==> flow/design.v (excerpt) <==
module DMAC #(
    parameter AXI_ID_WD   = 2,
    parameter AXI_DATA_WD = 32,
    parameter AXI_ADDR_WD = 32,
    parameter AXI_STRB_WD = 4
)(
    input                      AXI_ACLK,
    input                      AXI_ARESETN,    
    input                      cmd_valid,
    input  [AXI_ADDR_WD-1 : 0] cmd_addr,
    input  [AXI_ID_WD-1   : 0] cmd_id,
    input  [1 : 0]             cmd_burst,
    input  [2 : 0]             cmd_size,
    input  [AXI_ADDR_WD-1 : 0] cmd_len,
    output                     cmd_ready,
    output                     cmd_abort,
    output [AXI_ADDR_WD-1 : 0] AXI_AWADDR,
    output [AXI_ID_WD-1   : 0] AXI_AWID,
    output [1 : 0]             AXI_AWBURST,
    output [2 : 0]             AXI_AWSIZE,
    output [7 : 0]             AXI_AWLEN,
    output                     AXI_AWVALID,
    input                      AXI_AWREADY,
    output [AXI_DATA_WD-1 : 0] AXI_WDATA,
    output [AXI_STRB_WD-1 : 0] AXI_WSTRB,
    output                     AXI_WLAST,
    output                     AXI_WVALID,
    input                      AXI_WREADY,
    input  [AXI_ID_WD-1   : 0] AXI_BID,
    input  [1 : 0]             AXI_BRESP,
    input                      AXI_BVALID,
    output                     AXI_BREADY,
    output [AXI_ADDR_WD-1 : 0] AXI_ARADDR,
    output [AXI_ID_WD-1   : 0] AXI_ARID,
    output [1 : 0]             AXI_ARBURST,
    output [2 : 0]             AXI_ARSIZE,
    output [7 : 0]             AXI_ARLEN,
    output                     AXI_ARVALID,
    input                      AXI_ARREADY,
    input  [AXI_DATA_WD-1 : 0] AXI_RDATA,
    input                      AXI_RLAST,
    input  [AXI_ID_WD-1   : 0] AXI_RID,
    input  [1 : 0]             AXI_RRESP,
    input                      AXI_RVALID,
    output                     AXI_RREADY
);
make LEC_CHECK=0 CAP_MARGIN=20 CORE_MARGIN=2 CORE_UTILIZATION=68 CTS_CLUSTER_SIZE=37 SLEW_MARGIN=20 finish   # period 2.94 ns
run.sh (not shown) runs the stock make flow with config.mk's settings and CLKGATE_MAP_FILE=.
The baseline completed, yet does not pass: negative setup slack.
Change:
- CORE_UTILIZATION: 68 -> 59
- CTS_CLUSTER_SIZE: 37 -> not set
- clock period: 2.94 -> 4.51 ns (I/O delays scaled with it)
This time the run produced a clean layout.
Cell area went down by 9.0%.
Worst hold slack loses 0.014 ns.
Sequential share of layout area went up by 3.5 points.
Core utilization went down by 20 points.
Change:
- CORE_UTILIZATION: 59 -> 40
- clock period: 4.51 -> 3.97 ns (I/O delays scaled with it)
Effect: The changed run completed without violations; via count barely changes; cell count went up by 9.2%; die size went up by 46%.
Change:
- CORE_UTILIZATION: 40 -> 72
- clock period: 3.97 -> 4.73 ns (I/O delays scaled with it)
After rerunning:
- The new run produced a clean layout
- synthesized cell count is unchanged
- cell area falls by 2.7%
- die size decreases by about 44%
- first-iteration DRC count went up by 30%
- flip-flop count does not change
- utilization increases by 38 points
- worst setup slack gains 0.099 ns
- total power shrinks by 17%
Change:
- CORE_UTILIZATION: 72 -> 65
- SETUP_SLACK_MARGIN: not set -> -0.3
- TNS_END_PERCENT: not set -> 5
- clock period: 4.73 -> 2.94 ns (I/O delays scaled with it)
Outcome: Now the flow finished but failed the layout checks on negative setup slack. Hold slack degrades by 0.023 ns. Setup slack is worse by 0.82 ns. Area after synthesis does not change. Count of clock-buffer cells in the layout increases by 3. Design area goes up by 7.5%. Wire length goes up by 0.98%. Global-route usage went down by 3.0 points.
Change:
- CORE_UTILIZATION: 65 -> 40
- SETUP_SLACK_MARGIN: -0.3 -> not set
- TNS_END_PERCENT: 5 -> not set
- clock period: 2.94 -> 4.73 ns (I/O delays scaled with it)
With this change the flow ran to the end with no violations.
Sequential share of layout area came out higher by 2.1 points.
Power fell by well over a third.
Hold slack gets better by 0.021 ns.
Cell count rises slightly.
Synthesized cell count stays the same.
Final area shrinks by a few percent.
Sequential cell count is unchanged.
Non-clock buffer count fell by 184.
Utilization fell by 36 points.
Global-route usage is lower by 13 points.

--- another note on this design; it stands on its own ---

==> flow/design.v (excerpt) <==
module DMAC #(
    parameter AXI_ID_WD   = 2,
    parameter AXI_DATA_WD = 32,
    parameter AXI_ADDR_WD = 32,
    parameter AXI_STRB_WD = 4
)(
    input                      AXI_ACLK,
    input                      AXI_ARESETN,    
    input                      cmd_valid,
    input  [AXI_ADDR_WD-1 : 0] cmd_addr,
    input  [AXI_ID_WD-1   : 0] cmd_id,
    input  [1 : 0]             cmd_burst,
    input  [2 : 0]             cmd_size,
    input  [AXI_ADDR_WD-1 : 0] cmd_len,
    output                     cmd_ready,
    output                     cmd_abort,
    output [AXI_ADDR_WD-1 : 0] AXI_AWADDR,
    output [AXI_ID_WD-1   : 0] AXI_AWID,
    output [1 : 0]             AXI_AWBURST,
    output [2 : 0]             AXI_AWSIZE,
    output [7 : 0]             AXI_AWLEN,
    output                     AXI_AWVALID,
    input                      AXI_AWREADY,
    output [AXI_DATA_WD-1 : 0] AXI_WDATA,
    output [AXI_STRB_WD-1 : 0] AXI_WSTRB,
    output                     AXI_WLAST,
    output                     AXI_WVALID,
    input                      AXI_WREADY,
    input  [AXI_ID_WD-1   : 0] AXI_BID,
    input  [1 : 0]             AXI_BRESP,
    input                      AXI_BVALID,
    output                     AXI_BREADY,
    output [AXI_ADDR_WD-1 : 0] AXI_ARADDR,
    output [AXI_ID_WD-1   : 0] AXI_ARID,
    output [1 : 0]             AXI_ARBURST,
    output [2 : 0]             AXI_ARSIZE,
    output [7 : 0]             AXI_ARLEN,
    output                     AXI_ARVALID,
    input                      AXI_ARREADY,
    input  [AXI_DATA_WD-1 : 0] AXI_RDATA,
    input                      AXI_RLAST,
    input  [AXI_ID_WD-1   : 0] AXI_RID,
    input  [1 : 0]             AXI_RRESP,
    input                      AXI_RVALID,
    output                     AXI_RREADY
);
Size in the first run: roughly 1900 cells after synthesis, roughly 340 flip-flops, ~260 I/O pins, roughly 18000 um^2 of cells after synthesis.
==> flow/config.mk <==
export PLATFORM = sky130hd
export DESIGN_NAME = DMAC
export DESIGN_NICKNAME = DMAC
export VERILOG_FILES = /design/flow/design.v
export SDC_FILE = /design/flow/constraint.sdc
export NUM_CORES = 4
export LEC_CHECK = 0
export ABC_AREA = 0
export CAP_MARGIN = 5
export CELL_PAD_IN_SITES_DETAIL_PLACEMENT = 1
export CELL_PAD_IN_SITES_GLOBAL_PLACEMENT = 1
export CORE_MARGIN = 10
export CORE_UTILIZATION = 26
export CTS_CLUSTER_DIAMETER = 116
export CTS_CLUSTER_SIZE = 58
export GPL_ROUTABILITY_DRIVEN = 0
export GPL_TIMING_DRIVEN = 0
export HOLD_SLACK_MARGIN = 0.23
export MAX_ROUTING_LAYER = met4
export MIN_ROUTING_LAYER = met1
export PLACE_DENSITY = 0.41
export SLEW_MARGIN = 20
export TNS_END_PERCENT = 100
==> flow/constraint.sdc <==
create_clock -name core_clock -period 3.66 [get_ports {AXI_ACLK}]
set_input_delay 0.7320 -clock core_clock [delete_from_list [all_inputs] [get_ports {AXI_ACLK}]]
set_output_delay 0.7320 -clock core_clock [all_outputs]
set_load 0.01 [all_outputs]
run.sh (not shown) runs the stock make flow with config.mk's settings and CLKGATE_MAP_FILE=.
Edit:
==> flow/config.mk (replaced) <==
export PLATFORM = sky130hd
export DESIGN_NAME = DMAC
export DESIGN_NICKNAME = DMAC
export VERILOG_FILES = /design/flow/design.v
export SDC_FILE = /design/flow/constraint.sdc
export NUM_CORES = 4
export LEC_CHECK = 0
export CAP_MARGIN = 20
export CORE_MARGIN = 2
export CORE_UTILIZATION = 68
export CTS_CLUSTER_SIZE = 37
export SLEW_MARGIN = 20
==> flow/constraint.sdc (replaced) <==
create_clock -name core_clock -period 2.63 [get_ports {AXI_ACLK}]
set_input_delay 0.5260 -clock core_clock [delete_from_list [all_inputs] [get_ports {AXI_ACLK}]]
set_output_delay 0.5260 -clock core_clock [all_outputs]
set_load 0.01 [all_outputs]
The new run aborted during global routing; die size decreases by 65%; area after synthesis is unchanged; synthesized cell count stays the same.
No activity file was given, so power comes from the tool's default toggle rates.
